<file path="design/flow/run.sh">
#!/bin/bash
# the make line also repeats each setting of config.mk as NAME=value (left out here)
make -C /OpenROAD-flow-scripts/flow DESIGN_CONFIG=/design/flow/config.mk WORK_HOME=/design/flow/orfs CLKGATE_MAP_FILE= finish
</file>
<file path="design/flow/config.mk">
export PLATFORM = sky130hd
export DESIGN_NAME = sd_card_top
export DESIGN_NICKNAME = sd_card_top
export VERILOG_FILES = /design/flow/design.v
export SDC_FILE = /design/flow/constraint.sdc
export NUM_CORES = 4
export LEC_CHECK = 0
export ABC_AREA = 1
export CAP_MARGIN = 30
export CELL_PAD_IN_SITES_DETAIL_PLACEMENT = 1
export CELL_PAD_IN_SITES_GLOBAL_PLACEMENT = 2
export CORE_MARGIN = 8
export CORE_UTILIZATION = 26
export CTS_CLUSTER_DIAMETER = 371
export CTS_CLUSTER_SIZE = 23
export GPL_ROUTABILITY_DRIVEN = 0
export GPL_TIMING_DRIVEN = 1
export MIN_ROUTING_LAYER = met2
export SETUP_SLACK_MARGIN = 0.25
export SLEW_MARGIN = 10
export TNS_END_PERCENT = 55
</file>
<file path="design/flow/constraint.sdc">
create_clock -name core_clock -period 3.35 [get_ports {clk}]
set_input_delay 0.6700 -clock core_clock [delete_from_list [all_inputs] [get_ports {clk}]]
set_output_delay 0.6700 -clock core_clock [all_outputs]
set_load 0.01 [all_outputs]
</file>
<file path="design/flow/design.v">
module spi_master
(
	input                       sys_clk,
	input                       rst,
	output                      nCS,        
	output                      DCLK,       
	output                      MOSI,       
	input                       MISO,       
	input                       CPOL,
	input                       CPHA,
	input                       nCS_ctrl,
	input[15:0]                 clk_div,
	input                       wr_req,
	output                      wr_ack,
	input[7:0]                  data_in,
	output[7:0]                 data_out
);
localparam                   IDLE            = 0;
localparam                   DCLK_EDGE       = 1;
localparam                   DCLK_IDLE       = 2;
localparam                   ACK             = 3;
localparam                   LAST_HALF_CYCLE = 4;
localparam                   ACK_WAIT        = 5;
reg                          DCLK_reg;
reg[7:0]                     MOSI_shift;
reg[7:0]                     MISO_shift;
reg[2:0]                     state;
reg[2:0]                     next_state;
reg [15:0]                   clk_cnt;
reg[4:0]                     clk_edge_cnt;
assign MOSI = MOSI_shift[7];
assign DCLK = DCLK_reg;
assign data_out = MISO_shift;
assign wr_ack = (state == ACK);
assign nCS = nCS_ctrl;
always@(posedge sys_clk or posedge rst)
begin
	if(rst)
		state <= IDLE;
	else
		state <= next_state;
end
always@(*)
begin
	case(state)
		IDLE:
			if(wr_req == 1'b1)
				next_state <= DCLK_IDLE;
			else
				next_state <= IDLE;
		DCLK_IDLE:
			if(clk_cnt == clk_div)
				next_state <= DCLK_EDGE;
			else
				next_state <= DCLK_IDLE;
		DCLK_EDGE:
			if(clk_edge_cnt == 5'd15)
				next_state <= LAST_HALF_CYCLE;
			else
				next_state <= DCLK_IDLE;
		LAST_HALF_CYCLE:
			if(clk_cnt == clk_div)
				next_state <= ACK;
			else
				next_state <= LAST_HALF_CYCLE;
		ACK:
			next_state <= ACK_WAIT;
		ACK_WAIT:
			next_state <= IDLE;
		default:
			next_state <= IDLE;
	endcase
end
always@(posedge sys_clk or posedge rst)
begin
	if(rst)
		DCLK_reg <= 1'b0;
	else if(state == IDLE)
		DCLK_reg <= CPOL;
	else if(state == DCLK_EDGE)
		DCLK_reg <= ~DCLK_reg; 
end
always@(posedge sys_clk or posedge rst)
begin
	if(rst)
		clk_cnt <= 16'd0;
	else if(state == DCLK_IDLE || state == LAST_HALF_CYCLE)
		clk_cnt <= clk_cnt + 16'd1;
	else
		clk_cnt <= 16'd0;
end
always@(posedge sys_clk or posedge rst)
begin
	if(rst)
		clk_edge_cnt <= 5'd0;
	else if(state == DCLK_EDGE)
		clk_edge_cnt <= clk_edge_cnt + 5'd1;
	else if(state == IDLE)
		clk_edge_cnt <= 5'd0;
end
always@(posedge sys_clk or posedge rst)
begin
	if(rst)
		MOSI_shift <= 8'd0;
	else if(state == IDLE && wr_req)
		MOSI_shift <= data_in;
	else if(state == DCLK_EDGE)
		if(CPHA == 1'b0 && clk_edge_cnt[0] == 1'b1)
			MOSI_shift <= {MOSI_shift[6:0],MOSI_shift[7]};
		else if(CPHA == 1'b1 && (clk_edge_cnt != 5'd0 && clk_edge_cnt[0] == 1'b0))
			MOSI_shift <= {MOSI_shift[6:0],MOSI_shift[7]};
end
always@(posedge sys_clk or posedge rst)
begin
	if(rst)
		MISO_shift <= 8'd0;
	else if(state == IDLE && wr_req)
		MISO_shift <= 8'h00;
	else if(state == DCLK_EDGE)
		if(CPHA == 1'b0 && clk_edge_cnt[0] == 1'b0)
			MISO_shift <= {MISO_shift[6:0],MISO};
		else if(CPHA == 1'b1 && (clk_edge_cnt[0] == 1'b1))
			MISO_shift <= {MISO_shift[6:0],MISO};
end
endmodule
module sd_card_cmd(
	input                       sys_clk,
	input                       rst,
	input[15:0]                 spi_clk_div,                   
	input                       cmd_req,                       
	output                      cmd_req_ack,                   
	output reg                  cmd_req_error,                 
	input[47:0]                 cmd,                           
	input[7:0]                  cmd_r1,                        
	input[15:0]                 cmd_data_len,                  
	input                       block_read_req,                
	output reg                  block_read_valid,              
	output reg[7:0]             block_read_data,               
	output                      block_read_req_ack,            
	input                       block_write_req,               
	input[7:0]                  block_write_data,              
	output                      block_write_data_rd,           
	output                      block_write_req_ack,           
	output                      nCS_ctrl,                      
	output reg[15:0]            clk_div,
	output reg                  spi_wr_req,                    
	input                       spi_wr_ack,                    
	output[7:0]                 spi_data_in,                   
	input[7:0]                  spi_data_out                   
);
parameter S_IDLE         = 0;
parameter S_WAIT         = 1;
parameter S_INIT         = 2;
parameter S_CMD_PRE      = 3;
parameter S_CMD          = 4;
parameter S_CMD_DATA     = 5;
parameter S_READ_WAIT    = 6;
parameter S_READ         = 7;
parameter S_READ_ACK     = 8;
parameter S_WRITE_TOKEN  = 9;
parameter S_WRITE_DATA_0 = 10;
parameter S_WRITE_DATA_1 = 11;
parameter S_WRITE_CRC    = 12;
parameter S_WRITE_SUC    = 13;
parameter S_WRITE_BUSY   = 14;
parameter S_WRITE_ACK    = 15;
parameter S_ERR          = 16;
parameter S_END          = 17;
reg[4:0]                      state;
reg                           CS_reg;
reg[15:0]                     byte_cnt;
reg[7:0]                      send_data;
wire[7:0]                     data_recv;
reg[9:0]                      wr_data_cnt;
assign cmd_req_ack = (state == S_END);
assign block_read_req_ack = (state == S_READ_ACK);
assign block_write_req_ack= (state == S_WRITE_ACK);
assign block_write_data_rd = (state == S_WRITE_DATA_0);
assign spi_data_in = send_data;
assign data_recv = spi_data_out;
assign nCS_ctrl = CS_reg;
always@(posedge sys_clk or posedge rst)
begin
	if(rst == 1'b1)
	begin
		CS_reg <= 1'b1;
		spi_wr_req <= 1'b0;
		byte_cnt <= 16'd0;
		clk_div <= 16'd0;
		send_data <= 8'hff;
		state <= S_IDLE;
		cmd_req_error <= 1'b0;
		wr_data_cnt <= 10'd0;
	end
	else
		case(state)
			S_IDLE:
			begin
				state <= S_INIT;
				clk_div <= spi_clk_div;
				CS_reg <= 1'b1;
			end
			S_INIT:
			begin
				if(spi_wr_ack == 1'b1)
				begin
					if(byte_cnt >= 16'd10)
					begin
						byte_cnt <= 16'd0;
						spi_wr_req <= 1'b0;
						state <= S_WAIT;
					end
					begin
						byte_cnt <= byte_cnt + 16'd1;
					end
				end
				else
				begin
					spi_wr_req <= 1'b1;
					send_data <= 8'hff;
				end
			end
			S_WAIT:
			begin
				cmd_req_error <= 1'b0;
				wr_data_cnt <= 10'd0;
				if(cmd_req == 1'b1)
					state <= S_CMD_PRE;
				else if(block_read_req == 1'b1)
					state <= S_READ_WAIT;
				else if(block_write_req == 1'b1)
					state <= S_WRITE_TOKEN;
				clk_div <= spi_clk_div;
			end
			S_CMD_PRE:
			begin
				if(spi_wr_ack == 1'b1)
				begin
					state <= S_CMD;
					spi_wr_req <= 1'b0;
					byte_cnt <= 16'd0;
				end
				else
				begin
					spi_wr_req <= 1'b1;
					CS_reg <= 1'b1;
					send_data <= 8'hff;
				end
			end
			S_CMD:
			begin
				if(spi_wr_ack == 1'b1)
				begin
					if((byte_cnt == 16'hffff) || (data_recv != cmd_r1 && data_recv[7] == 1'b0))
					begin
						state <= S_ERR;
						spi_wr_req <= 1'b0;
						byte_cnt <= 16'd0;
					end
					else if(data_recv == cmd_r1)
					begin
						spi_wr_req <= 1'b0;
						if(cmd_data_len != 16'd0)
						begin
							state <= S_CMD_DATA;
							byte_cnt <= 16'd0;
						end
						else
						begin
							state <= S_END;
							byte_cnt <= 16'd0;
						end
					end
					else
						byte_cnt <=  byte_cnt + 16'd1;
				end
				else
				begin
					spi_wr_req <= 1'b1;
					CS_reg <= 1'b0;
					if(byte_cnt == 16'd0)
						send_data <= (cmd[47:40] | 8'h40);
					else if(byte_cnt == 16'd1)
						send_data <= cmd[39:32];
					else if(byte_cnt == 16'd2)
						send_data <= cmd[31:24];
					else if(byte_cnt == 16'd3)
						send_data <= cmd[23:16];
					else if(byte_cnt == 16'd4)
						send_data <= cmd[15:8];
					else if(byte_cnt == 16'd5)
						send_data <= cmd[7:0];
					else
						send_data <= 8'hff;
				end
			end
			S_CMD_DATA:
			begin
				if(spi_wr_ack == 1'b1)
				begin
					if(byte_cnt == cmd_data_len - 16'd1)
					begin
						state <= S_END;
						spi_wr_req <= 1'b0;
						byte_cnt <= 16'd0;
					end
					else
					begin
						byte_cnt <= byte_cnt + 16'd1;
					end
				end
				else
				begin
					spi_wr_req <= 1'b1;
					send_data <= 8'hff;
				end
			end
			S_READ_WAIT:
			begin
				if(spi_wr_ack == 1'b1 && data_recv == 8'hfe)
				begin
					spi_wr_req <= 1'b0;
					state <= S_READ;
					byte_cnt <= 16'd0;
				end
				else
				begin
					spi_wr_req <= 1'b1;
					send_data <= 8'hff;
				end
			end
			S_READ:
			begin
				if(spi_wr_ack == 1'b1)
				begin
					if(byte_cnt == 16'd513)
					begin
						state <= S_READ_ACK;
						spi_wr_req <= 1'b0;
						byte_cnt <= 16'd0;
					end
					else
					begin
						byte_cnt <= byte_cnt + 16'd1;
					end
				end
				else
				begin
					spi_wr_req <= 1'b1;
					send_data <= 8'hff;
				end
			end
			S_WRITE_TOKEN:
				if(spi_wr_ack == 1'b1)
				begin
					state <= S_WRITE_DATA_0;
					spi_wr_req <= 1'b0;
					byte_cnt <= 16'd0;  
				end
				else
				begin
					spi_wr_req <= 1'b1;
					send_data <= 8'hfe;
				end
			S_WRITE_DATA_0:
			begin
				state <= S_WRITE_DATA_1;
				wr_data_cnt <= wr_data_cnt + 10'd1;
			end
			S_WRITE_DATA_1:
			begin
				if(spi_wr_ack == 1'b1 && wr_data_cnt == 10'd512)
				begin
					state <= S_WRITE_CRC;
					spi_wr_req <= 1'b0;
				end
				else if(spi_wr_ack == 1'b1)
				begin
					state <= S_WRITE_DATA_0;
					spi_wr_req <= 1'b0;
				end
				else
				begin
					spi_wr_req <= 1'b1;
					send_data <= block_write_data;
				end
			end
			S_WRITE_CRC:
			begin
				if(spi_wr_ack == 1'b1)
				begin
					if(byte_cnt == 16'd1)
					begin
						state <= S_WRITE_SUC;
						spi_wr_req <= 1'b0;
						byte_cnt <= 16'd0;
					end
					else
					begin
						byte_cnt <= byte_cnt + 16'd1;
					end
				end
				else
				begin
					spi_wr_req <= 1'b1;
					send_data <= 8'hff;
				end
			end
			S_WRITE_SUC :
			begin
				if(spi_wr_ack == 1'b1)
				begin
					if(data_recv[4:0] == 5'b00101)
					begin
						state <= S_WRITE_BUSY;
						spi_wr_req <= 1'b0;
					end
				end
				else
				begin
					spi_wr_req <= 1'b1;
					send_data <= 8'hff;
				end
			end
			S_WRITE_BUSY :
			begin
				if(spi_wr_ack == 1'b1)
				begin
					if(data_recv == 8'hff)
					begin
						state <= S_WRITE_ACK;
						spi_wr_req <= 1'b0;
					end
				end
				else
				begin
					spi_wr_req <= 1'b1;
					send_data <= 8'hff;
				end
			end
			S_ERR:
			begin
				state <= S_END;
				cmd_req_error <= 1'b1;
			end
			S_READ_ACK,S_WRITE_ACK,S_END:
			begin
				state <= S_WAIT;
			end
			default:
				state <= S_IDLE;
		endcase
end
always@(posedge sys_clk or posedge rst)
begin
	if(rst == 1'b1)
		block_read_valid <= 1'b0;
	else if(state == S_READ && byte_cnt < 16'd512)
		block_read_valid <= spi_wr_ack;
	else
		block_read_valid <= 1'b0;
end
always@(posedge sys_clk or posedge rst)
begin
	if(rst == 1'b1)
		block_read_data <= 8'd0;
	else if(state == S_READ && spi_wr_ack == 1'b1)
		block_read_data <= data_recv;
end
endmodule
module sd_card_sec_read_write
#(
	parameter  SPI_LOW_SPEED_DIV = 248,          
	parameter  SPI_HIGH_SPEED_DIV = 0            
)
(
	input            clk,
	input            rst,
	output reg       sd_init_done,
	input            sd_sec_read,
	input[31:0]      sd_sec_read_addr,
	output[7:0]      sd_sec_read_data,
	output           sd_sec_read_data_valid,
	output           sd_sec_read_end,
	input            sd_sec_write,
	input[31:0]      sd_sec_write_addr,
	input[7:0]       sd_sec_write_data,
	output           sd_sec_write_data_req,
	output           sd_sec_write_end,
	output reg[15:0] spi_clk_div,
	output reg       cmd_req,
	input            cmd_req_ack,
	input            cmd_req_error,
	output reg[47:0] cmd,
	output reg[7:0]  cmd_r1,
	output reg[15:0] cmd_data_len,
	output reg       block_read_req,
	input            block_read_valid,
	input[7:0]       block_read_data,
	input            block_read_req_ack,
	output reg       block_write_req,
	output[7:0]      block_write_data,
	input            block_write_data_rd,
	input            block_write_req_ack
);
reg[7:0] read_data;
reg[31:0] timer;
localparam S_IDLE               = 0;
localparam S_CMD0               = 1;
localparam S_CMD8               = 2;
localparam S_CMD55              = 3;
localparam S_CMD41              = 4;
localparam S_CMD17              = 5;
localparam S_READ               = 6;
localparam S_CMD24              = 7;
localparam S_WRITE              = 8;
localparam S_ERR                = 14;
localparam S_WRITE_END          = 15;
localparam S_READ_END           = 16;
localparam S_WAIT_READ_WRITE    = 17;
localparam S_CMD16              = 18;
reg[4:0]                       state;
reg[31:0]                      sec_addr;
assign sd_sec_read_data_valid = (state == S_READ) && block_read_valid;
assign sd_sec_read_data = block_read_data;
assign sd_sec_read_end = (state == S_READ_END);
assign sd_sec_write_data_req = (state == S_WRITE) && block_write_data_rd;
assign block_write_data = sd_sec_write_data;
assign sd_sec_write_end = (state == S_WRITE_END);
always@(posedge clk or posedge rst)
begin
	if(rst == 1'b1)
	begin
		state <= S_IDLE;
		cmd_req <= 1'b0;
		cmd_data_len <= 16'd0;
		cmd_r1 <= 8'd0;
		cmd <= 48'd0;
		spi_clk_div <= SPI_LOW_SPEED_DIV[15:0];
		block_write_req <= 1'b0;
		block_read_req <= 1'b0;
		sec_addr <= 32'd0;
		sd_init_done <= 1'b0;
	end
	else
		case(state)
			S_IDLE:
			begin
				state <= S_CMD0;
				sd_init_done <= 1'b0;
				spi_clk_div <= SPI_LOW_SPEED_DIV[15:0];
			end
			S_CMD0:
			begin
				if(cmd_req_ack & ~cmd_req_error)
				begin
					state <= S_CMD8;
					cmd_req <= 1'b0;
				end
				else
				begin
					cmd_req <= 1'b1;
					cmd_data_len <= 16'd0;
					cmd_r1 <= 8'h01;
					cmd <= {8'd0,8'h00,8'h00,8'h00,8'h00,8'h95};
				end
			end
			S_CMD8:
			begin
				if(cmd_req_ack & ~cmd_req_error)
				begin
					state <= S_CMD55;
					cmd_req <= 1'b0;
				end
				else
				begin
					cmd_req <= 1'b1;
					cmd_data_len <= 16'd4;
					cmd_r1 <= 8'h01;
					cmd <= {8'd8,8'h00,8'h00,8'h01,8'haa,8'h87};
				end
			end
			S_CMD55:
			begin
				if(cmd_req_ack & ~cmd_req_error)
				begin
					state <= S_CMD41;
					cmd_req <= 1'b0;
				end
				else
				begin
					cmd_req <= 1'b1;
					cmd_data_len <= 16'd0;
					cmd_r1 <= 8'h01;
					cmd <= {8'd55,8'h00,8'h00,8'h00,8'h00,8'hff};
				end
			end
			S_CMD41:
			begin
				if(cmd_req_ack & ~cmd_req_error)
				begin
					state <= S_CMD16;
					cmd_req <= 1'b0;
					sd_init_done <= 1'b1;
					spi_clk_div <= SPI_HIGH_SPEED_DIV[15:0];
				end
				else if(cmd_req_ack)
				begin
					state <= S_CMD55;
				end
				else
				begin
					cmd_req <= 1'b1;
					cmd_data_len <= 16'd0;
					cmd_r1 <= 8'h00;
					cmd <= {8'd41,8'h40,8'h00,8'h00,8'h00,8'hff};
				end
			end
			S_CMD16:
			begin
				if(cmd_req_ack & ~cmd_req_error)
				begin
					state <= S_WAIT_READ_WRITE;
					cmd_req <= 1'b0;
					sd_init_done <= 1'b1;
					spi_clk_div <= SPI_HIGH_SPEED_DIV[15:0];
				end
				else if(cmd_req_ack)
				begin
					state <= S_CMD55;
				end
				else
				begin
					cmd_req <= 1'b1;
					cmd_data_len <= 16'd0;
					cmd_r1 <= 8'h00;
					cmd <= {8'd16,32'd512,8'hff};
				end
			end			
			S_WAIT_READ_WRITE:
			begin
				if(sd_sec_write ==  1'b1)
				begin
					state <= S_CMD24;
					sec_addr <= sd_sec_write_addr;
				end
				else if(sd_sec_read == 1'b1)
				begin
					state <= S_CMD17;
					sec_addr <= sd_sec_read_addr;
				end
				spi_clk_div <= 16'd0;
			end
			S_CMD24:
			begin
				if(cmd_req_ack & ~cmd_req_error)
				begin
					state <= S_WRITE;
					cmd_req <= 1'b0;
				end
				else
				begin
					cmd_req <= 1'b1;
					cmd_data_len <= 16'd0;
					cmd_r1 <= 8'h00;
					cmd <= {8'd24,sec_addr,8'hff};
				end
			end
			S_WRITE:
			begin
				if(block_write_req_ack == 1'b1)
				begin
					block_write_req <= 1'b0;
					state <= S_WRITE_END;
				end
				else
					block_write_req <= 1'b1;
			end
			S_CMD17:
			begin
				if(cmd_req_ack & ~cmd_req_error)
				begin
					state <= S_READ;
					cmd_req <= 1'b0;
				end
				else
				begin
					cmd_req <= 1'b1;
					cmd_data_len <= 16'd0;
					cmd_r1 <= 8'h00;
					cmd <= {8'd17,sec_addr,8'hff};
				end
			end
			S_READ:
			begin
				if(block_read_req_ack)
				begin
					state <= S_READ_END;
					block_read_req <= 1'b0;
				end
				else
				begin
					block_read_req <= 1'b1;
				end
			end
			S_WRITE_END:
			begin
				state <= S_WAIT_READ_WRITE;
			end
			S_READ_END:
			begin
				state <= S_WAIT_READ_WRITE;
			end
			default:
				state <= S_IDLE;
		endcase
end
endmodule
module sd_card_top
#(
	parameter  SPI_LOW_SPEED_DIV = 248,          
	parameter  SPI_HIGH_SPEED_DIV = 0            
)
(
	input            clk,
	input            rst,
	output           SD_nCS,                     
	output           SD_DCLK,                    
	output           SD_MOSI,                    
	input            SD_MISO,                    
	output           sd_init_done,               
	input            sd_sec_read,                
	input[31:0]      sd_sec_read_addr,           
	output[7:0]      sd_sec_read_data,           
	output           sd_sec_read_data_valid,     
	output           sd_sec_read_end,            
	input            sd_sec_write,               
	input[31:0]      sd_sec_write_addr,          
	input[7:0]       sd_sec_write_data,          
	output           sd_sec_write_data_req,      
	output           sd_sec_write_end            
);
wire[15:0]           spi_clk_div;                
wire                 cmd_req;                    
wire                 cmd_req_ack;                
wire                 cmd_req_error;              
wire[47:0]           cmd;                        
wire[7:0]            cmd_r1;                     
wire[15:0]           cmd_data_len;               
wire                 block_read_req;             
wire                 block_read_valid;           
wire[7:0]            block_read_data;            
wire                 block_read_req_ack;         
wire                 block_write_req;            
wire[7:0]            block_write_data;           
wire                 block_write_data_rd;        
wire                 block_write_req_ack;        
wire                 nCS_ctrl;                   
wire                 spi_wr_req;                 
wire                 spi_wr_ack;                 
wire[7:0]            spi_data_in;                
wire[7:0]            spi_data_out;               
wire[15:0]           clk_div;
sd_card_sec_read_write
#(
	.SPI_LOW_SPEED_DIV(SPI_LOW_SPEED_DIV),
	.SPI_HIGH_SPEED_DIV(SPI_HIGH_SPEED_DIV)
)
sd_card_sec_read_write_m0(
	.clk                            (clk                    ),
	.rst                            (rst                    ),
	.sd_init_done                   (sd_init_done           ),
	.sd_sec_read                    (sd_sec_read            ),
	.sd_sec_read_addr               (sd_sec_read_addr       ),
	.sd_sec_read_data               (sd_sec_read_data       ),
	.sd_sec_read_data_valid         (sd_sec_read_data_valid ),
	.sd_sec_read_end                (sd_sec_read_end        ),
	.sd_sec_write                   (sd_sec_write           ),
	.sd_sec_write_addr              (sd_sec_write_addr      ),
	.sd_sec_write_data              (sd_sec_write_data      ),
	.sd_sec_write_data_req          (sd_sec_write_data_req  ),
	.sd_sec_write_end               (sd_sec_write_end       ),
	.spi_clk_div                    (spi_clk_div            ),
	.cmd_req                        (cmd_req                ),
	.cmd_req_ack                    (cmd_req_ack            ),
	.cmd_req_error                  (cmd_req_error          ),
	.cmd                            (cmd                    ),
	.cmd_r1                         (cmd_r1                 ),
	.cmd_data_len                   (cmd_data_len           ),
	.block_read_req                 (block_read_req         ),
	.block_read_valid               (block_read_valid       ),
	.block_read_data                (block_read_data        ),
	.block_read_req_ack             (block_read_req_ack     ),
	.block_write_req                (block_write_req        ),
	.block_write_data               (block_write_data       ),
	.block_write_data_rd            (block_write_data_rd    ),
	.block_write_req_ack            (block_write_req_ack    )
);
sd_card_cmd sd_card_cmd_m0(
	.sys_clk                        (clk                    ),
	.rst                            (rst                    ),
	.spi_clk_div                    (spi_clk_div            ),
	.cmd_req                        (cmd_req                ),
	.cmd_req_ack                    (cmd_req_ack            ),
	.cmd_req_error                  (cmd_req_error          ),
	.cmd                            (cmd                    ),
	.cmd_r1                         (cmd_r1                 ),
	.cmd_data_len                   (cmd_data_len           ),
	.block_read_req                 (block_read_req         ),
	.block_read_req_ack             (block_read_req_ack     ),
	.block_read_data                (block_read_data        ),
	.block_read_valid               (block_read_valid       ),
	.block_write_req                (block_write_req        ),
	.block_write_data               (block_write_data       ),
	.block_write_data_rd            (block_write_data_rd    ),
	.block_write_req_ack            (block_write_req_ack    ),
	.nCS_ctrl                       (nCS_ctrl               ),
	.clk_div                        (clk_div                ),
	.spi_wr_req                     (spi_wr_req             ),
	.spi_wr_ack                     (spi_wr_ack             ),
	.spi_data_in                    (spi_data_in            ),
	.spi_data_out                   (spi_data_out           )
);
spi_master spi_master_m0(
	.sys_clk                        (clk                    ),
	.rst                            (rst                    ),
	.nCS                            (SD_nCS                 ),
	.DCLK                           (SD_DCLK                ),
	.MOSI                           (SD_MOSI                ),
	.MISO                           (SD_MISO                ),
	.clk_div                        (clk_div                ),
	.CPOL                           (1'b1                   ),
	.CPHA                           (1'b1                   ),
	.nCS_ctrl                       (nCS_ctrl               ),
	.wr_req                         (spi_wr_req             ),
	.wr_ack                         (spi_wr_ack             ),
	.data_in                        (spi_data_in            ),
	.data_out                       (spi_data_out           )
);
endmodule
</file>
==> results of run 1 <==
[layout make-up]
cell class              count  area [um^2]
repair buffers            104         1050
flip-flops and latches    201         5040
diodes                      2         5.00
fillers                  4517        25800
inverters                 145          553
clock inverters             1         8.76
well taps                 511          639
clock buffers              17          340
multi-input cells         804         4090
[through the flow]
step | utilization | area [um^2] | hold WS [ns] | power [mW]
after global placement | 0.303 | 11400 | 0.430 | 3.07
after CTS | 0.313 | 11700 | 0.460 | 4.73
after detailed placement | 0.304 | 11400 | 0.434 | 3.08
final | 0.313 | 11700 | 0.455 | 4.67
after floorplan | - | 9870 | 0.355 | 2.87
after global routing | 0.313 | 11700 | 0.497 | 4.89
[per-layer routing]
metal,wire length [um],GRT usage
met3,12700,0.287
met1,0,-
met2,17000,0.249
met4,871,0.0208
met5,0,0
==> summary.txt, run 1 <==
Entry: Yosys synthesis followed by OpenROAD place and route.

Outcome:
- The run finished with no timing, DRC or antenna violations.

Logic synthesis:
- The cell-mix breakdown from Yosys lists the adder-cell area share as 0.0140.
- After synthesis, the design contains 1192 cells according to Yosys.
- The commonest cells after synthesis are sky130_fd_sc_hd__nand2_1 (255), sky130_fd_sc_hd__dfrtp_1 (189), sky130_fd_sc_hd__inv_1 (131), sky130_fd_sc_hd__nor2_1 (129), sky130_fd_sc_hd__o21ai_0 (86).
- The cell-mix breakdown from Yosys lists the compound-gate area share as 0.140.
- The run gives the async set-reset flop share out of synthesis as 1.00.
- The run puts the synthesis-stage register bit count at 201.
- Of all cell types, the one taking the most synthesized area is sky130_fd_sc_hd__dfrtp_1.
- In the synthesized netlist, the dominant kind of combinational cell is simple AND/OR/NAND/NOR gates.
- Counting every net in the synthesized netlist gives 1280.
- Per the synthesis report, the XOR/XNOR share of the synthesized area is 0.00622.
- The run gives the basic-gate share of the synthesized area counting and, or, nand and nor cells as 0.254.
- The run gives the gate count after technology mapping as 1192.
- The run gives the main flop type as sky130_fd_sc_hd__dfrtp_1.
- The run puts the area fraction of the dominant cell type after synthesis at 0.480.
- The run gives the average size of a mapped cell as 8.27 um^2.
- After synthesis, the share of cell area in mux cells is 0.
- The run puts the proportion of synthesized chip area in sequential cells at 0.511.
- The run puts the post-synth tally of flip-flops with integrated enable at 0.
- The synthesis report lists the most area-consuming cells as sky130_fd_sc_hd__dfrtp_1 (48%), sky130_fd_sc_hd__nand2_1 (9.7%), sky130_fd_sc_hd__inv_1 (5.0%), sky130_fd_sc_hd__nor2_1 (4.9%), sky130_fd_sc_hd__o21ai_0 (4.4%).
- The run gives the synthesis area per yosys as 9860 um^2.
- The run puts the netlist area before placement at 9860 um^2.
- The run puts the number of warnings issued by yosys at 3.
- The run gives the dominant cell by count in the synthesized netlist as sky130_fd_sc_hd__nand2_1.
- The run gives the number of library cell types mapped by synthesis as 54.

Finish:
- Between the synthesized netlist and the finished layout, the area growth was recorded as 19.0%.
- The run gives the net count of the finished layout as 1356.
- The run puts the tally of non-filler cells in the final layout at 1785.

Clock network:
- The run puts the number of CTS-inserted buffers at 12.
- The run puts the post-CTS setup-driven buffer insertion count at 0.
- The run gives the later-pin clock latency in the skew report as 0.49 ns.
- CTS built an H-tree with a depth of 1.
- Gates resized during post-CTS repair numbered 0.
- TritonCTS built the clock tree.
- The root buffer cell chosen for the clock tree is sky130_fd_sc_hd__clkbuf_16.
- On the reported timing paths, the clock transition at the registers reads 0.11 ns.
- The report puts the hold buffer count at CTS at 0.
- The run gives the number of sinks driven by the clock tree as 201.
- The run gives the largest buffer count on any clock path as 3.

Final timing:
- The run gives the shortest period the worst path allows as 2.43 ns.
- The final layout reports a setup TNS of 0 ns.
- Dividing the final minimum period by the clock period gives 0.725.
- Looking at the max-slew report, the worst-margin pin has a slew of 0.686 ns.
- Setup slack closes at 0.923 ns.
- The run gives the peak clock frequency supported by timing as 412 MHz.
- Setup repair after global routing left no endpoint under its margin.
- Per the slew report, the remaining headroom to the max-slew limit stands at 0.540.
- The run gives the clock tree skew after final layout as 0.0141 ns.
- Pins over their slew limit in the final report were tallied at 0.
- Counting endpoints that fail hold in the final report gives 0.
- The final timing report counts setup violations totalling 0.

Placement:
- The buffer_ports step reported a buffer count of 92.
- At the placement stage, the worst setup path has a slack of 0.863 ns.
- The run puts the instance count after placement with tap cells included at 1765.
- Once detailed placement completed, the half-perimeter wirelength came to 22.1 mm.

Critical path:
- The run puts the largest driver fanout on the critical path at 9.
- The run puts the stage delay of the slowest cell on the critical path at 0.58 ns.
- The worst register-to-register path ends at sd_card_cmd_m0.send_data[2].
- The run gives the arrival time of data at the critical path endpoint as 1.76 ns.
- The run gives the path type of the worst setup path as reg2out.
- The capture point of the critical path was reported as sd_sec_write_data_req.
- The timing report shows that the slowest cell on the worst path is sky130_fd_sc_hd__dfrtp_1.
- The required time at the worst endpoint is listed as 2.68 ns.
- The run gives the buffering stage count on the worst path with inverters included as 2.
- On the critical path the largest part of the delay comes from buffers and inverters.
- STA classifies the critical path startpoint as a flip-flop.
- Traced cell by cell, the critical path runs through nand2_1 > inv_1 > clkdlybuf4s50_1.
- The run gives the worst-case reg-to-reg path depth as 8.
- In this run the worst setup path begins at sd_card_cmd_m0.state[6].
- Per the OpenROAD timing report, the critical path contains 3 cells.
- The run gives the critical path capture point type as an output port.
- The run gives the slack of the worst reg-to-reg path as 1.11 ns.
- The run gives the critical register-to-register path startpoint as sd_card_cmd_m0.state[12].

Worst hold path:
- The run puts the instance count along the most critical hold path at 1.
- Looking at the hold checks, the worst path lands on spi_master_m0.state[0].
- In this run the most critical hold path is launched from spi_master_m0.state[4].
- The type recorded for the worst min-delay path is reg2reg.

Detailed routing:
- The run puts the total wire length at 30.5 mm.
- The run puts the initial DRC count at 948.
- The run gives the routed wirelength normalized by instance count as 17.1 um.
- The run gives the remaining number of nets flagged by the antenna check after routing as 0.
- The iteration count recorded for the first detailed-route pass is 5.
- In the routed design, unresolved DRC markers number 0.
- The run gives the total number of vias as 11449.
- The run gives the mean number of vias per cell as 6.41.

Floorplanning:
- The run puts the placeable core area at 37500 um^2.
- The floorplan step records an initial core utilization of 0.263.
- The run puts the die area at 44400 um^2.
- In this run the core area contains 71 standard-cell rows.
- The run puts the boundary pin count at 93.
- The run puts the overall die height at 211 um.
- The run puts the x dimension of the die at 211 um.

Power:
- The run gives the worst supply voltage drop on vdd as 0.219 mV.
- The run gives the internal power of the cells as 3.44 mW.
- The run gives the power consumed by combinational cells as 0.419 mW.
- In this run, power in flip-flops and latches comes to 2.61 mW.
- The run puts the power drawn by the clock network at 1.64 mW.
- The run puts the sequential power share at 0.558.
- The run gives the dominant power group as sequential cells.
- The run gives the static leakage as 5.12 nW.
- The power report attributes to the clock group a share of 0.352.
- The run puts the power spent charging and discharging nets at 1.22 mW.
- In this run the power density over the cells is 398 nW/um^2.
- The run gives the combinational fraction of design power as 0.090.
- The run gives the switching share of power as 0.262.

GRT:
- The run puts the global-route usage over all layers at 0.205.
- The number of antenna violations at the first check in global routing was 0.
- The run gives the global-route wire length before repair as 48.8 mm.
- The run gives the leftover overflow at the end of global routing as 0.
- The run puts the maximum number of pins on one net before global-route repair at 82.
- The run gives the via count of the first global-routing pass as 13385.

Job:
- Across all stage logs, warnings added up to 33.
- The report counts max-capacitance violations totalling 0.
==> run 2, diff against run 1 <==
ABC_AREA = default   (was 1)
CELL_PAD_IN_SITES_GLOBAL_PLACEMENT = default   (was 2)
CORE_MARGIN = 9   (was 8)
CORE_UTILIZATION = 40   (was 26)
CTS_CLUSTER_DIAMETER = default   (was 371)
CTS_CLUSTER_SIZE = default   (was 23)
GPL_ROUTABILITY_DRIVEN = default   (was 0)
GPL_TIMING_DRIVEN = default   (was 1)
MIN_ROUTING_LAYER = default   (was met2)
SETUP_SLACK_MARGIN = 0.77   (was 0.25)
SLEW_MARGIN = 20   (was 10)
==> run 2 against run 1 <==
  * Combinational power down 56%
  * Sequential cell count did not move
  * Clock power grew 71%
  * Clock skew down 0.0064 ns
  * Via count decreased by 29%
  * Clock-buffer cell count grew 21
  * Total power grew 16%
  * Setup slack got worse by 0.053 ns
  * Worst hold slack worse by 0.016 ns
  * Largest cell class unchanged
==> summary.txt, run 2 <==
Entry: Yosys synthesis followed by OpenROAD place and route.

Outcome:
- The run finished with no timing, DRC or antenna violations.

Floorplanning:
- The run gives the placeable core area as 23600 um^2.
- The run gives the die area as 30100 um^2.
- The die is 174 um wide.
- The run puts the floorplan core density at 0.410.
- The run puts the site row count at 56.
- The die is 174 um tall.
- The run puts the boundary pin count at 93.

Clock network:
- Per the CTS log, the maximum H-tree level is 1.
- The number of clock sinks came to 201.
- The run gives the later-pin clock latency in the skew report as 0.51 ns.
- The run puts the post-cts hold buffer count at 0.
- The run puts the number of CTS-inserted buffers at 24.
- Per the post-CTS timing run, clock transition at the registers of the reported paths is 0.06 ns.
- The run gives the master cell of the clock root buffer as sky130_fd_sc_hd__clkbuf_16.
- TritonCTS built the clock tree.
- In this run the deepest clock path goes through 3 buffers.

Critical path:
- The run puts the instance count on the critical path at 6.
- The run gives the slack of the worst reg-to-reg path as 0.87 ns.
- STA classifies the critical path startpoint as a flip-flop.
- The run gives the buffering stage count on the worst path with inverters included as 0.
- The run gives the first element of the critical path as sd_card_cmd_m0.state[5].
- Per STA, the worst path is made up of or4_4 > or4_4 > a21oi_4 > o211ai_2 > or3_1 > a31oi_1.
- The run gives the worst-case reg-to-reg path depth as 6.
- The run puts the data required time at the worst endpoint at 3.79 ns.
- The capture point of the critical path was reported as sd_card_cmd_m0.send_data[7].
- Per STA, the highest per-stage delay on the worst path measures 0.56 ns.
- The worst setup path is captured at a flip-flop.
- On the critical path the largest part of the delay comes from simple AND/OR/NAND/NOR gates.
- The startpoint identified for the worst register-to-register timing path is sd_card_cmd_m0.state[5].
- The run gives the critical-path cell with the highest stage delay as sky130_fd_sc_hd__or4_4.
- In this design, the critical path's most frequently occurring cell is sky130_fd_sc_hd__or4_4.
- The worst setup path is of the reg2reg kind.
- The data arrival time reported for the critical path is 2.92 ns.
- The critical path maximum fanout is 7.
- The run gives the capturing point of the worst reg2reg path as sd_card_cmd_m0.send_data[7].

Logic synthesis:
- The run gives the fraction of the mapped netlist area in adder cells as 0.0142.
- The run gives the synthesis area per yosys as 9680 um^2.
- Per the synthesis report, the AND-OR/OR-AND share of the synthesized area is 0.136.
- After synthesis the cells add up to 9680 um^2.
- The run puts the basic-gate share of the synthesized area counting and, or, nand and nor cells at 0.223.
- The run gives the multiplexer share of the synthesized area as 0.0551.
- In the post-synthesis netlist, the cell with the most instances is sky130_fd_sc_hd__dfrtp_1.
- Per the synth stats, the flop cell with the highest instance count is sky130_fd_sc_hd__dfrtp_1.
- For reference, the top cells by area after synthesis are sky130_fd_sc_hd__dfrtp_1 (49%), sky130_fd_sc_hd__nand2_1 (6.9%), sky130_fd_sc_hd__o21ai_0 (4.6%), sky130_fd_sc_hd__mux2i_1 (4.3%), sky130_fd_sc_hd__nand3_1 (3.8%).
- Counting flops with a built-in enable in the synthesized netlist gives 0.
- The run gives the largest area contributor in the synthesized netlist as sky130_fd_sc_hd__dfrtp_1.
- The run puts the async set-reset flop share out of synthesis at 1.00.
- The run puts the proportion of synthesized chip area in sequential cells at 0.521.
- Per the Yosys statistics, synthesis produced 1021 cells.
- The run puts the number of library cell types mapped by synthesis at 68.
- The run gives the synthesis-stage register bit count as 201.
- The run gives the average size of a mapped cell as 9.48 um^2.
- The run puts the area fraction of the dominant cell type after synthesis at 0.489.
- For reference, the top logic cell family by area is simple AND/OR/NAND/NOR gates.
- The net count after synthesis is 1109.
- The synthesis run shows the most used standard cells to be sky130_fd_sc_hd__dfrtp_1 (189), sky130_fd_sc_hd__nand2_1 (179), sky130_fd_sc_hd__o21ai_0 (88), sky130_fd_sc_hd__nand3_1 (74), sky130_fd_sc_hd__nor2_1 (56).
- The run gives the number of warnings issued by yosys as 3.
- The cell-mix breakdown from Yosys lists the XOR/XNOR area share as 0.0154.
- The run gives the gate count after technology mapping as 1021.

Power:
- The share of total power dissipated in the clock network is 0.517.
- The largest part of the power goes to the clock network.
- The run puts the power spent charging and discharging nets at 1.10 mW.
- The clock network consumes a total of 2.80 mW.
- The run gives the switching share of power as 0.202.
- The run puts the worst supply voltage drop on vdd at 0.260 mV.
- The run puts the post-route total power at 5.41 mW.
- The run gives the internal power of the cells as 4.32 mW.
- The power report attributes to the combinational group a share of 0.034.
- The run gives the power consumed by combinational cells as 0.186 mW.
- The run puts the sequential power share at 0.449.
- The run gives the static leakage as 5.27 nW.
- The run puts the power of the sequential group at 2.43 mW.
- The run gives the power per cell area as 452 nW/um^2.

Final timing:
- For the final database, setup skew stands at 0.00772 ns.
- Setup repair after global routing left no endpoint under its margin.
- The run puts the peak clock frequency supported by timing at 403 MHz.
- The run gives the final worst-path cycle share as 0.740.
- The run puts the relative max-transition margin at 0.400.
- Summed over all failing endpoints, the final setup total negative slack is 0 ns.
- The run puts the final hold violation count at 0.
- The run gives the actual slew at the worst max-slew pin as 0.900 ns.
- The run puts the final number of setup-violating endpoints at 0.
- The clock period could shrink to 2.48 ns.
- The run gives the number of slew-limit violations in the final report as 0.

Worst hold path:
- Looking at hold timing, the worst path starts from spi_master_m0.state[4].
- The run gives the worst min-delay path endpoint as spi_master_m0.state[0].
- The report gives the cell count of the worst hold path as 1.
- The tightest min-delay check is of the reg2reg type.

Detailed routing:
- The run gives the post-route DRC violation count as 0.
- The run gives the routed wirelength normalized by instance count as 19.4 um.
- The first detailed-routing pass took 5 iterations.
- The run puts the initial DRC count at 579.
- The run gives the remaining number of nets flagged by the antenna check after routing as 0.
- The run puts the mean number of vias per cell at 5.62.
- For this block, the routed nets add up to 28.1 mm of wire.
- 0 antenna diodes ended up in the layout.
- The routed layout has 8149 vias.

Job:
- The report counts max-capacitance violations totalling 0.
- The run puts the number of warnings in the stage logs at 34.

Finish:
- The run puts the net count of the finished layout at 1202.
- Compared with the post-synthesis result, the final layout area differs by 23.7%.

GRT:
- The number of antenna violations at the first check in global routing was 0.
- Looking at the global route congestion table, the highest-usage layer is met2.
- The run puts the maximum number of pins on one net before global-route repair at 74.
- The via count of the first global-routing pass was 8580.
- The run gives the routing usage on met2 as 0.294.
- Global routing finished with a remaining overflow of 0.
- For this run, the total global-route usage over all layers was measured as 0.184.
- For met1 alone, demand over resource in global routing was 0.254.
- For met3 alone, demand over resource in global routing was 0.0301.
- The first global-routing pass estimated 46.3 mm of wire.

Placement:
- The congestion estimate from routability-driven global placement came to 0.912.
- The run puts the post-DP HPWL at 19.6 mm.
- Buffers placed on the I/O ports in this run total 92.
## run 2: per-layer routing
layer	wire length, um	vias to the layer above
met5	0	-
met4	493	0
met3	1420	44
met2	13200	223
met1	13100	4078
li1	-	3804
## run 2: cell type report
cell class | instances | area, um^2
sequential | 201 | 5050
tap | 319 | 399
fill | 2687 | 11600
clock buffer | 38 | 764
clock inverter | 5 | 100
timing repair buffer | 120 | 1170
multi-input combinational | 734 | 4360
inverter | 33 | 128
## run 2: what timing repair did
action                     in CTS  in global routing
pin swaps                       1                  3
gates resized                   3                 15
buffers inserted                2                  3
setup endpoints to repair      17                 19
## run 2: through the flow
stage / std cells / hold WS, ns / cell area [um^2] / util / worst slack, ns
after global routing: 1450 / 0.464 / 12000 / 0.507 / 0.717
after CTS: 1446 / 0.444 / 11900 / 0.504 / 0.743
after detailed placement: 1401 / 0.419 / 11000 / 0.466 / 0.435
after global placement: 1400 / 0.409 / 11000 / 0.466 / 0.656
after floorplan: 1021 / 0.352 / 9680 / - / 0.0875
final: 1450 / 0.439 / 12000 / 0.507 / 0.870
==> run 3, diff against run 2 <==
ABC_AREA = 1   (was default)
CELL_PAD_IN_SITES_GLOBAL_PLACEMENT = 2   (was default)
CORE_MARGIN = 2   (was 9)
CORE_UTILIZATION = 26   (was 40)
CTS_CLUSTER_DIAMETER = 371   (was default)
CTS_CLUSTER_SIZE = 23   (was default)
GPL_ROUTABILITY_DRIVEN = 0   (was default)
GPL_TIMING_DRIVEN = 0   (was default)
MIN_ROUTING_LAYER = met2   (was default)
SETUP_SLACK_MARGIN = 0.5   (was 0.77)
SLEW_MARGIN = 10   (was 20)
==> run 3 against run 2 <==
  * Register-to-register slack improved by 0.18 ns
  * Fmax fell by 2.5%
  * Via count rose by 42%
  * Combinational power rose by 130%
  * Routed wire length rose by 11%
  * Critical endpoint is now sd_sec_write_data_req
  * Clock power fell by 41%
  * Global-route usage rose by 5.6 points
  * Final area fell by 0.67%
==> summary.txt, run 3 <==
Entry: Yosys synthesis followed by OpenROAD place and route.

Worst hold path:
- Hold analysis lists the worst path endpoint as spi_master_m0.state[4].
- The report gives the cell count of the worst hold path as 0.
- The run gives the worst min-delay path category as reg2reg.
- Per the hold report, the tightest min-delay path originates at spi_master_m0.state[5].

Logic synthesis:
- The run gives the main flop type as sky130_fd_sc_hd__dfrtp_1.
- In the Yosys stats the netlist draws on 54 distinct library cells.
- sky130_fd_sc_hd__dfrtp_1 takes more of the synthesized area than any other cell.
- The run puts the post-synthesis share of cell area spent on and-or and or-and gates at 0.140.
- The post-synth register bit count is 201.
- Per the post-synthesis report, the nets total 1280.
- Of the combinational cells, the family taking the most area is simple AND/OR/NAND/NOR gates.
- The run puts the netlist area before placement at 9860 um^2.
- The run gives the dominant cell by count in the synthesized netlist as sky130_fd_sc_hd__nand2_1.
- The run gives the async set-reset flop share out of synthesis as 1.00.
- The run gives the proportion of synthesized chip area in sequential cells as 0.511.
- The run puts the number of warnings issued by yosys at 3.
- Counting instances in the post-synthesis netlist gives the leading cell types as sky130_fd_sc_hd__nand2_1 (255), sky130_fd_sc_hd__dfrtp_1 (189), sky130_fd_sc_hd__inv_1 (131), sky130_fd_sc_hd__nor2_1 (129), sky130_fd_sc_hd__o21ai_0 (86).
- The run puts the post-synth tally of flip-flops with integrated enable at 0.
- The run puts the gate count after technology mapping at 1192.
- In this run, the synthesized area fraction spent on and/or/nand/nor cells is recorded as 0.254.
- The run gives the area fraction of the dominant cell type after synthesis as 0.480.
- The run puts the fraction of the mapped netlist area in adder cells at 0.0140.
- The run gives the xor/xnor cell area share of the yosys netlist as 0.00622.
- The run puts the synthesis area per yosys at 9860 um^2.
- For reference, the mux area share after synthesis is 0.
- The run gives the cell count in the Yosys report as 1192.
- The run puts the average size of a mapped cell at 8.27 um^2.
- The main area contributors are sky130_fd_sc_hd__dfrtp_1 (48%), sky130_fd_sc_hd__nand2_1 (9.7%), sky130_fd_sc_hd__inv_1 (5.0%), sky130_fd_sc_hd__nor2_1 (4.9%), sky130_fd_sc_hd__o21ai_0 (4.4%).

GRT:
- The global routing report lists combined usage of all routing layers as 0.240.
- The run puts the maximum number of pins on one net before global-route repair at 35.
- The run puts the number of antenna violations at the first check in global routing at 0.
- The run gives the global-route wire length before repair as 49.1 mm.
- The run gives the via count of the first global-routing pass as 13448.
- The run gives the leftover overflow at the end of global routing as 0.

Critical path:
- The run gives the path type of the worst setup path as reg2out.
- The run gives the nature of the critical path startpoint as a flip-flop.
- The run gives the instance count on the critical path as 4.
- The run gives the data required time at the worst endpoint as 2.68 ns.
- The run gives the largest driver fanout on the critical path as 9.
- The capture point of the worst register-to-register path is recorded as sd_card_sec_read_write_m0.cmd[40].
- OpenSTA lists the critical path startpoint as sd_card_cmd_m0.state[6].
- STA classifies the critical path endpoint as an output port.
- The run puts the worst-case reg-to-reg path depth at 9.
- The run gives the critical register-to-register path startpoint as sd_card_sec_read_write_m0.state[3].
- Data on the critical path arrives at its endpoint at 1.87 ns.
- The run puts the stage delay of the slowest cell on the critical path at 0.52 ns.
- The run gives the critical-path cell with the highest stage delay as sky130_fd_sc_hd__clkdlybuf4s50_1.
- The run puts the slack of the worst reg-to-reg path at 1.05 ns.
- The most critical setup path has its endpoint at sd_sec_write_data_req.
- Walking the worst path, the cells encountered are clkbuf_1 > nand2_1 > inv_1 > clkdlybuf4s50_1.
- The run gives the buffering stage count on the worst path with inverters included as 3.
- The run gives the critical path's top delay family as buffers and inverters.

Final timing:
- The run puts the peak clock frequency supported by timing at 393 MHz.
- The run gives the worst hold margin as 0.396 ns.
- The pin closest to its max-slew limit shows a slew of 0.832 ns.
- For reference, the final report shows the hold violation count at 0.
- The final timing report lists clock skew as 0.00961 ns.
- The run gives the final number of setup-violating endpoints as 0.
- Setup repair after global routing left no endpoint under its margin.
- The run gives the number of slew-limit violations in the final report as 0.
- The run puts the relative max-transition margin at 0.445.
- For the finished layout, the period the worst path requires is 2.54 ns.
- The run gives the final worst-path cycle share as 0.759.
- The run gives the setup TNS after final layout as 0 ns.

Detailed routing:
- The detail route stage leaves a number of antenna-violating nets equal to 0.
- The run gives the post-route DRC violation count as 0.
- The run puts the mean number of vias per cell at 6.35.
- The run gives the initial DRC count as 730.
- The run puts the total number of vias at 11561.
- The run puts the number of detailed-route iterations in the first pass at 5.
- In the final routing, the length of wire on met1 measures 0 um.
- The routed design uses 17.3 mm of met2 wire.
- The run gives the routed wirelength normalized by instance count as 17.1 um.
- The detailed router reports a met3 wire length of 13.2 mm.
- Signal nets in the final route climb as high as met5.
- The run puts the total wire length at 31.2 mm.
- The run puts the antenna diode instance count at 0.

Outcome:
- The run finished with no timing, DRC or antenna violations.

Clock network:
- TritonCTS built the clock tree.
- The run puts the CTS H-tree depth at 1.
- Buffers added to address setup during post-CTS repair amount to 0.
- The run gives the later-pin clock latency in the skew report as 0.50 ns.
- On the worst setup and hold paths after CTS, the clock-pin slew comes to 0.11 ns.
- The run gives the number of sinks driven by the clock tree as 201.
- The run puts the post-cts hold buffer count at 0.
- The clock passes through at most 3 buffers.
- The run puts the post-CTS resize count at 0.
- The run gives the master cell of the clock root buffer as sky130_fd_sc_hd__clkbuf_16.
- The run gives the number of CTS-inserted buffers as 12.

Finish:
- The run puts the net count of the finished layout at 1391.
- The run puts the tally of filler cells in the layout at 4503.
- The run gives the logic area as 4090 um^2.
- The run puts the post-route standard cell area excluding fillers at 11900 um^2.
- The run puts the layout-stage area growth over the synthesis result at 20.6%.
- Per the layout area report, the register area comes to 5040 um^2.
- The run puts the tally of non-filler cells in the final layout at 1820.

Floorplanning:
- The run puts the placeable core area at 37500 um^2.
- The run gives the floorplan core density as 0.263.
- According to the floorplan report, the die height is 199 um.
- The run gives the x dimension of the die as 199 um.
- The run gives the die area as 39500 um^2.
- The run puts the boundary pin count at 93.
- The run gives the site row count as 71.

Job:
- The run gives the count of max-cap constraint violations as 0.
- The stage logs contain a warning count of 33.

Power:
- The biggest slice of the total power is consumed by sequential cells.
- The power report attributes to the clock group a share of 0.353.
- The run gives the power spent charging and discharging nets as 1.24 mW.
- The power report lists the sequential group at 2.61 mW.
- The run puts the power consumed by combinational cells at 0.431 mW.
- The run gives the combinational fraction of design power as 0.092.
- The run gives the power per cell area as 395 nW/um^2.
- The run puts the power drawn by the clock network at 1.66 mW.
- The run puts the post-route total power at 4.70 mW.
- The run puts the worst supply voltage drop on vdd at 0.215 mV.
- The run gives the sequential power share as 0.555.
- The run gives the static leakage as 5.19 nW.
- The run gives the internal power of the cells as 3.46 mW.
- Switching power as a fraction of the total was reported as 0.264.

Placement:
- The run gives the port buffer count as 91.
- The run puts the post-DP HPWL at 23.3 mm.
- After detailed placement, the design holds a cell count of 1800.
- The run puts the post-detailed-placement cell area at 11500 um^2.
## run 3: stage by stage
| stage | worst slack [ns] | util |
|---|---|---|
| finish | 0.806 | 0.317 |
| detailed placement | 0.288 | 0.308 |
| global placement | -1.95 | 0.305 |
| global route | 0.613 | 0.317 |
| floorplan | 0.0875 | - |
| CTS | 0.774 | 0.317 |
## run 3: area by class of cell
cell class	instances	area share
Buffer	42	0.0154
Timing Repair Buffer	97	0.0867
Multi-Input combinational cell	804	0.344
Inverter	145	0.0465
Tap cell	511	0.0538
Sequential cell	201	0.424
Clock buffer	19	0.0292
Clock inverter	1	0.000736
## run 3: layer usage
layer,vias to the layer above,GRT usage
met2,3022,0.284
met1,4364,-
met4,6,0.0246
met3,60,0.342
met5,-,0.0307
li1,4109,-
==> run 4, diff against run 3 <==
ABC_AREA = default   (was 1)
CAP_MARGIN = 20   (was 30)
CELL_PAD_IN_SITES_DETAIL_PLACEMENT = default   (was 1)
CELL_PAD_IN_SITES_GLOBAL_PLACEMENT = default   (was 2)
CORE_UTILIZATION = 64   (was 26)
CTS_CLUSTER_DIAMETER = default   (was 371)
CTS_CLUSTER_SIZE = default   (was 23)
GPL_ROUTABILITY_DRIVEN = default   (was 0)
GPL_TIMING_DRIVEN = default   (was 0)
MIN_ROUTING_LAYER = default   (was met2)
SETUP_SLACK_MARGIN = default   (was 0.5)
SLEW_MARGIN = 20   (was 10)
TNS_END_PERCENT = default   (was 55)
clock period = 3.34 ns   (was 3.35 ns; I/O delays follow)
==> run 4 against run 3 <==
  * Clock-buffer cell count rose by 11
  * Die size fell by 59%
  * Critical path depth rose by 5
  * Core utilization rose by 46 points
  * Synthesized area fell by 1.9%
  * Global-route usage rose by 6.1 points
  * Via count fell by 30%
  * Critical endpoint is now sd_card_cmd_m0.byte_cnt[0]
==> summary.txt, run 4 <==
Entry: Yosys synthesis followed by OpenROAD place and route.

Outcome:
- The run finished with no timing, DRC or antenna violations.

Power:
- The share of total power dissipated in sequential elements is 0.501.
- Of the total power, combinational logic draws 0.037.
- The run puts the static leakage at 5.08 nW.
- The run puts the power per cell area at 426 nW/um^2.
- The largest share of the power goes to sequential cells.
- The final power report lists total power as 4.87 mW.
- Summed over the clock group, the power is 2.25 mW.
- Sequential power for this build is 2.44 mW.
- Cell internal power was estimated by the tool at 3.85 mW.
- The share of total power dissipated in the clock network is 0.462.
- The run puts the switching share of power at 0.210.
- In this run the power spent charging and discharging nets is 1.02 mW.
- The run puts the power consumed by combinational cells at 0.180 mW.
- The run puts the worst supply voltage drop on vdd at 0.460 mV.

Clock network:
- The run gives the post-CTS setup-driven buffer insertion count as 0.
- The run puts the later-pin clock latency in the skew report at 0.50 ns.
- The run gives the CTS H-tree depth as 1.
- The run puts the post-cts hold buffer count at 0.
- The run puts the post-CTS resize count at 0.
- The run gives the largest buffer count on any clock path as 3.
- The run puts the number of CTS-inserted buffers at 21.
- The run gives the master cell of the clock root buffer as sky130_fd_sc_hd__clkbuf_16.
- The run gives the clock-pin slew reported for the worst setup and hold paths after clock tree synthesis as 0.06 ns.
- For this design, the sink count on the clock tree is 201.
- The run gives the TritonCTS clock tree as built.

Final timing:
- The run puts the number of slew-limit violations in the final report at 0.
- The run gives the relative max-transition margin as 0.306.
- The routed design could run at a clock period as short as 2.73 ns.
- The run gives the final number of setup-violating endpoints as 0.
- The run puts the final worst-path cycle share at 0.817.
- Derived from the worst setup path, the maximum achievable clock frequency is 366 MHz.
- The clock arrives with 0.0112 ns of skew.
- Setup repair after global routing left no endpoint under its margin.
- The run puts the worst path setup slack after routing at 0.610 ns.
- The run gives the actual slew at the worst max-slew pin as 1.04 ns.
- Summed over all failing endpoints, the final setup total negative slack is 0 ns.
- On the final layout, the worst hold slack is 0.437 ns.
- The run gives the final hold violation count as 0.

Detailed routing:
- The first routing iteration left 905 violations.
- The run gives the number of detailed-route iterations in the first pass as 5.
- The routed design shows a via density per instance of 6.19.
- The run gives the antenna diode instance count as 0.
- The routed layout has 8035 vias.
- TritonRoute reported its final design rule violation total as 0.
- Wires add up to 23.5 mm.
- The run puts the routed wirelength normalized by instance count at 18.1 um.
- The run puts the remaining number of nets flagged by the antenna check after routing at 0.

Logic synthesis:
- The run puts the proportion of synthesized chip area in sequential cells at 0.521.
- Of the combinational cells, the family taking the most area is simple AND/OR/NAND/NOR gates.
- Sorting the Yosys area breakdown by cell type puts at the top sky130_fd_sc_hd__dfrtp_1.
- The run puts the fraction of the mapped netlist area in adder cells at 0.0142.
- Yosys attributes the largest share of cell area to sky130_fd_sc_hd__dfrtp_1 (49%), sky130_fd_sc_hd__nand2_1 (6.9%), sky130_fd_sc_hd__o21ai_0 (4.6%), sky130_fd_sc_hd__mux2i_1 (4.3%), sky130_fd_sc_hd__nand3_1 (3.8%).
- The run gives the xor/xnor cell area share of the yosys netlist as 0.0154.
- Yosys reports that the most numerous cell types are sky130_fd_sc_hd__dfrtp_1 (189), sky130_fd_sc_hd__nand2_1 (179), sky130_fd_sc_hd__o21ai_0 (88), sky130_fd_sc_hd__nand3_1 (74), sky130_fd_sc_hd__nor2_1 (56).
- The run gives the average size of a mapped cell as 9.48 um^2.
- The run puts the netlist area before placement at 9680 um^2.
- The run puts the basic-gate share of the synthesized area counting and, or, nand and nor cells at 0.223.
- The synthesis report gives the async set-or-reset register share as 1.00.
- In this run, synthesis produced a sequential element count of 201.
- Synthesis produced 1021 cells.
- The run puts the cell count in the Yosys report at 1021.
- The run gives the post-synth tally of flip-flops with integrated enable as 0.
- The run puts the post-synthesis share of cell area spent on and-or and or-and gates at 0.136.
- The run puts the multiplexer share of the synthesized area at 0.0551.
- The run gives the number of library cell types mapped by synthesis as 68.
- The synthesis report names the predominant flop master as sky130_fd_sc_hd__dfrtp_1.
- Yosys instantiated no cell more often than sky130_fd_sc_hd__dfrtp_1.
- During synthesis, Yosys emitted a total of 3 warnings.
- The run puts the post-synth net total at 1109.
- Of the post-synthesis cell area, the dominant cell type holds 0.489.
- The run puts the synthesis area per yosys at 9680 um^2.

Critical path:
- The run puts the slack of the worst reg-to-reg path at 0.61 ns.
- For reference, the critical path is launched at sd_card_cmd_m0.byte_cnt[1].
- The startpoint identified for the worst register-to-register timing path is sd_card_cmd_m0.byte_cnt[1].
- The critical path's slowest stage uses the library cell sky130_fd_sc_hd__nor3b_1.
- The run gives the capturing point of the worst reg2reg path as sd_card_cmd_m0.byte_cnt[0].
- The run gives the stage delay of the slowest cell on the critical path as 0.50 ns.
- Following the worst setup path forward leads to its endpoint at sd_card_cmd_m0.byte_cnt[0].
- For reference, the most critical setup path is categorized as reg2reg.
- The run puts the largest driver fanout on the critical path at 9.
- The run puts the worst-case reg-to-reg path depth at 9.
- STA classifies the critical path startpoint as a flip-flop.
- Per the post-run analysis, buffers plus inverters along the critical path come to 2.
- The signal on the critical path passes through inv_1 > ha_1 > nor3b_1 > nand4_1 > a32o_1 > nor3b_4 > buf_4 > nand2b_1 > o21ai_0.
- The run puts the instance count on the critical path at 9.
- The OpenROAD report gives the critical path a required time of 3.70 ns.
- The run puts the arrival time of data at the critical path endpoint at 3.09 ns.
- Among cell families on the critical path, the largest total delay comes from simple AND/OR/NAND/NOR gates.
- STA classifies the critical path endpoint as a flip-flop.

Placement:
- The run gives the post-detailed-placement cell area as 10800 um^2.
- The run gives the worst slack at placement as 0.680 ns.
- Routability-driven placement finished with a final weighted congestion of 0.979.
- The run gives the post-DP HPWL as 16.4 mm.
- The run gives the instance count after placement with tap cells included as 1261.
- The run gives the port buffer count as 92.

Finish:
- Counting the fill cells in the layout gives 1002.
- The run gives the layout-stage area growth over the synthesis result as 18.2%.
- The run puts the post-route core utilization at 0.781.
- The run puts the net count of the finished layout at 1188.
- Summing all non-filler instances in the final layout gives an area of 11400 um^2.
- The run gives the tally of non-filler cells in the final layout as 1298.

GRT:
- The run gives the global-route usage over all layers as 0.301.
- The first global-routing pass estimated 39.4 mm of wire.
- The run puts the number of antenna violations at the first check in global routing at 0.
- The run puts the via count of the first global-routing pass at 7753.
- The run gives the leftover overflow at the end of global routing as 0.
- The run gives the maximum number of pins on one net before global-route repair as 108.

Floorplanning:
- The run gives the placeable core area as 14600 um^2.
- The die is 127 um wide.
- In this run the core area contains 44 standard-cell rows.
- The run gives the boundary pin count as 93.
- The run puts the die area at 16100 um^2.
- The run gives the overall die height as 127 um.
- The run gives the floorplan core density as 0.661.

Worst hold path:
- In the hold timing report, the worst path depth is 1.
- Hold analysis lists the worst path endpoint as spi_master_m0.state[0].
- The run gives the worst min-delay path category as reg2reg.
- The run gives the origin of the worst min-delay path as spi_master_m0.state[4].

Job:
- The run gives the number of warnings in the stage logs as 36.
- The number of maximum-capacitance violations recorded for the run is 0.
## run 4: layer usage
layer  vias up  wire [um]  global-route usage
li1       3778          -                   -
met2       293      10900               0.475
met1      3917      10200               0.439
met3        47       1750              0.0548
met4         0        591              0.0737
met5         -          0                   0
## run 4: layout make-up
class / instances / area (um^2) / share of cell area
clock inverter: 7 / 66.3 / 0.00580
inverter: 33 / 128 / 0.0112
sequential: 201 / 5040 / 0.441
tap: 184 / 230 / 0.0201
clock buffer: 30 / 589 / 0.0515
multi-input combinational: 734 / 4310 / 0.377
timing repair buffer: 109 / 1070 / 0.0934
==> run 5, diff against run 4 <==
ABC_AREA = 0   (was default)
CAP_MARGIN = 40   (was 20)
CELL_PAD_IN_SITES_GLOBAL_PLACEMENT = 1   (was default)
CORE_ASPECT_RATIO = 1.35   (was default)
CORE_UTILIZATION = 39   (was 64)
CTS_CLUSTER_SIZE = 14   (was default)
GPL_TIMING_DRIVEN = 0   (was default)
HOLD_SLACK_MARGIN = 0.11   (was default)
MAX_ROUTING_LAYER = met4   (was default)
PLACE_DENSITY_LB_ADDON = 0.18   (was default)
SETUP_SLACK_MARGIN = 0.01   (was default)
SLEW_MARGIN = 0   (was 20)
TNS_END_PERCENT = 25   (was default)
clock period = 4.31 ns   (was 3.34 ns; I/O delays follow)
==> run 5 against run 4 <==
  * Still clean on timing, DRC and antenna
  * Non-clock buffer count rose by 42
  * First-iteration DRC count fell by 47%
  * Cell count is 13% higher
  * Routed wire length grew 9.6%
  * Clock power down 13%
  * Clock skew is 0.0014 ns lower
  * Synthesized cell count stayed put
  * Clock-buffer cell count increased by 1
  * Die size grew 62%
  * Sequential share of layout area fell by 1.5 points
  * Critical path type unchanged
  * Largest power group is now the clock network
  * Highest routed layer unchanged
==> summary.txt, run 5 <==
Entry: Yosys synthesis followed by OpenROAD place and route.

Power:
- The run puts the power per cell area at 336 nW/um^2.
- The run gives the combinational fraction of design power as 0.037.
- The run gives the sequential power share as 0.474.
- Looking at the group totals, the largest power group turns out to be the clock network.
- The run gives the internal power of the cells as 3.13 mW.
- The run gives the share of power burned in the clock network as 0.489.
- Per the OpenROAD power report, leakage power amounts to 5.17 nW.
- The run gives the switching share of power as 0.216.
- The run gives the post-route total power as 3.98 mW.
- The run puts the power drawn by the clock network at 1.95 mW.
- In this run the VDD rail shows a maximum IR drop of 0.296 mV.
- The run gives the power spent charging and discharging nets as 0.859 mW.

Placement:
- The run gives the worst slack at placement as 1.11 ns.
- The run puts the port buffer count at 91.
- The run puts the final weighted congestion of routability-driven global placement at 0.902.
- The run puts the post-DP HPWL at 19.3 mm.

Logic synthesis:
- The run puts the multiplexer share of the synthesized area at 0.0551.
- The run puts the number of warnings issued by yosys at 3.
- The run puts the post-synth tally of flip-flops with integrated enable at 0.
- The run puts the synthesis area per yosys at 9680 um^2.
- The run puts the average size of a mapped cell at 9.48 um^2.
- The run puts the netlist area before placement at 9680 um^2.
- After synthesis the netlist holds a flip-flop and latch count of 201.
- Looking at area per cell type in the netlist, the leader is sky130_fd_sc_hd__dfrtp_1.
- The run gives the top logic cell family in the synthesized netlist as simple AND/OR/NAND/NOR gates.
- The run puts the xor/xnor cell area share of the yosys netlist at 0.0154.
- The synthesized netlist was found by Yosys to have 1021 cells.
- The run puts the number of library cell types mapped by synthesis at 68.
- The run gives the main flop type as sky130_fd_sc_hd__dfrtp_1.
- The synthesis report lists the most area-consuming cells as sky130_fd_sc_hd__dfrtp_1 (49%), sky130_fd_sc_hd__nand2_1 (6.9%), sky130_fd_sc_hd__o21ai_0 (4.6%), sky130_fd_sc_hd__mux2i_1 (4.3%), sky130_fd_sc_hd__nand3_1 (3.8%).
- The run gives the fraction of the mapped netlist area in adder cells as 0.0142.
- The run gives the basic-gate share of the synthesized area counting and, or, nand and nor cells as 0.223.
- Yosys reported that registers with async set or reset make up 1.00.
- The run puts the gate count after technology mapping at 1021.
- The run gives the proportion of synthesized chip area in sequential cells as 0.521.
- Ranked by instance count, the synthesized netlist is headed by sky130_fd_sc_hd__dfrtp_1 (189), sky130_fd_sc_hd__nand2_1 (179), sky130_fd_sc_hd__o21ai_0 (88), sky130_fd_sc_hd__nand3_1 (74), sky130_fd_sc_hd__nor2_1 (56).

Clock network:
- The run gives the number of sinks driven by the clock tree as 201.
- TritonCTS built the clock tree.
- The run puts the later-pin clock latency in the skew report at 0.51 ns.
- The run puts the post-CTS resize count at 0.
- The run gives the CTS H-tree depth as 1.
- On the reported timing paths, the clock transition at the registers reads 0.07 ns.
- Buffers added to address setup during post-CTS repair amount to 0.
- The run gives the number of CTS-inserted buffers as 22.
- The run gives the post-cts hold buffer count as 0.
- Per the CTS log, the root buffer master is sky130_fd_sc_hd__clkbuf_16.

Detailed routing:
- The run puts the mean number of vias per cell at 5.37.
- The first detailed-routing pass ran for 5 iterations.
- The run gives the antenna diode instance count as 0.
- For this block, the via count after detailed routing is 7883.
- The run gives the remaining number of nets flagged by the antenna check after routing as 0.
- The run puts the routed wirelength normalized by instance count at 17.5 um.
- The run gives the post-route DRC violation count as 0.
- Summed over all layers, the routed wires come to 25.7 mm.

Final timing:
- Based on the critical path, the design can be clocked at up to 306 MHz.
- The final report lists the setup-violating endpoint count as 0.
- The run puts the final worst-path cycle share at 0.759.
- Once routing completed, OpenROAD measured the worst setup slack at 1.04 ns.
- The run gives the relative max-transition margin as 0.389.
- The run puts the worst hold margin at 0.403 ns.
- The run puts the setup TNS after final layout at 0 ns.
- For the finished layout, the period the worst path requires is 3.27 ns.
- Setup repair after global routing left no endpoint under its margin.
- The run gives the number of slew-limit violations in the final report as 0.
- The clock arrives with 0.00977 ns of skew.

Critical path:
- Per STA, the worst path is made up of ha_1 > nand3_1 > nor4_1 > a31oi_1 > nor3b_4 > buf_4 > a2bb2oi_1 > o31ai_1.
- The run gives the path type of the worst setup path as reg2reg.
- The run gives the data required time at the worst endpoint as 4.70 ns.
- The capture point of the critical path was reported as sd_card_cmd_m0.byte_cnt[15].
- Per the timing report, the most critical flop-to-flop path finishes at sd_card_cmd_m0.byte_cnt[15].
- For flop-to-flop paths, the worst setup slack is 1.04 ns.
- The run puts the largest driver fanout on the critical path at 10.
- Data arrives at the worst endpoint at 3.66 ns.
- The run gives the critical path's top delay family as simple AND/OR/NAND/NOR gates.
- Tracing the worst setup path back leads to its startpoint at sd_card_cmd_m0.byte_cnt[0].
- The run puts the stage delay of the slowest cell on the critical path at 0.78 ns.
- The critical path's slowest stage uses the library cell sky130_fd_sc_hd__nor4_1.
- The run puts the worst-case reg-to-reg path depth at 8.
- STA classifies the critical path startpoint as a flip-flop.
- Per the timing report, the most critical flop-to-flop path originates at sd_card_cmd_m0.byte_cnt[0].
- The run gives the buffering stage count on the worst path with inverters included as 1.
- STA classifies the critical path endpoint as a flip-flop.

GRT:
- The run puts the maximum number of pins on one net before global-route repair at 37.
- In the global route stage, overall resource usage came out at 0.205.
- The run puts the via count of the first global-routing pass at 7920.
- The global route stage reports its total congestion overflow as 0.
- The number of antenna violations at the first check in global routing was 0.

Floorplanning:
- The run gives the x dimension of the die as 140 um.
- The floorplan report gives the top-level pin count as 93.
- The run gives the overall die height as 187 um.
- The run puts the floorplan core density at 0.393.
- The overall die size recorded for this design is 26100 um^2.

Job:
- The run puts the count of max-cap constraint violations at 0.
- The run gives the number of warnings in the stage logs as 32.

Worst hold path:
- The run gives the worst min-delay path endpoint as spi_master_m0.state[4].
- The type recorded for the worst min-delay path is reg2reg.
- Looking at hold timing, the worst path starts from spi_master_m0.state[5].
- Along the worst hold path, the cell count comes to 0.

Finish:
- Relative to the synthesized area, the layout overhead comes to 22.5%.
- The run gives the net count of the finished layout as 1231.
- Measured on the finished design, the core utilization comes to 0.481.

Outcome:
- The run finished with no timing, DRC or antenna violations.
## run 5: metrics by stage
stage	cell area, um^2	std cells
after floorplan	9680	1021
after global placement	11000	1422
after detailed placement	11100	1429
after CTS	11900	1469
after global routing	11900	1469
final	11900	1469
## run 5: per-layer routing
| metal | vias to the layer above | GRT usage | part of all wire |
|---|---|---|---|
| met5 | - | - | 0 |
| met2 | 167 | 0.355 | 0.51 |
| met1 | 3788 | 0.246 | 0.42 |
| met4 | 0 | 0.0808 | 0.041 |
| met3 | 61 | 0.0233 | 0.033 |
| li1 | 3867 | - | - |
## run 5: cell type report
cell class | instances | area, um^2
flip-flops and latches | 201 | 5040
multi-input cells | 734 | 4300
clock inverters | 9 | 114
well taps | 310 | 388
fillers | 2434 | 12800
plain buffers | 53 | 209
clock buffers | 31 | 634
inverters | 33 | 128
repair buffers | 98 | 1040
Power and IR drop assume default switching activity.
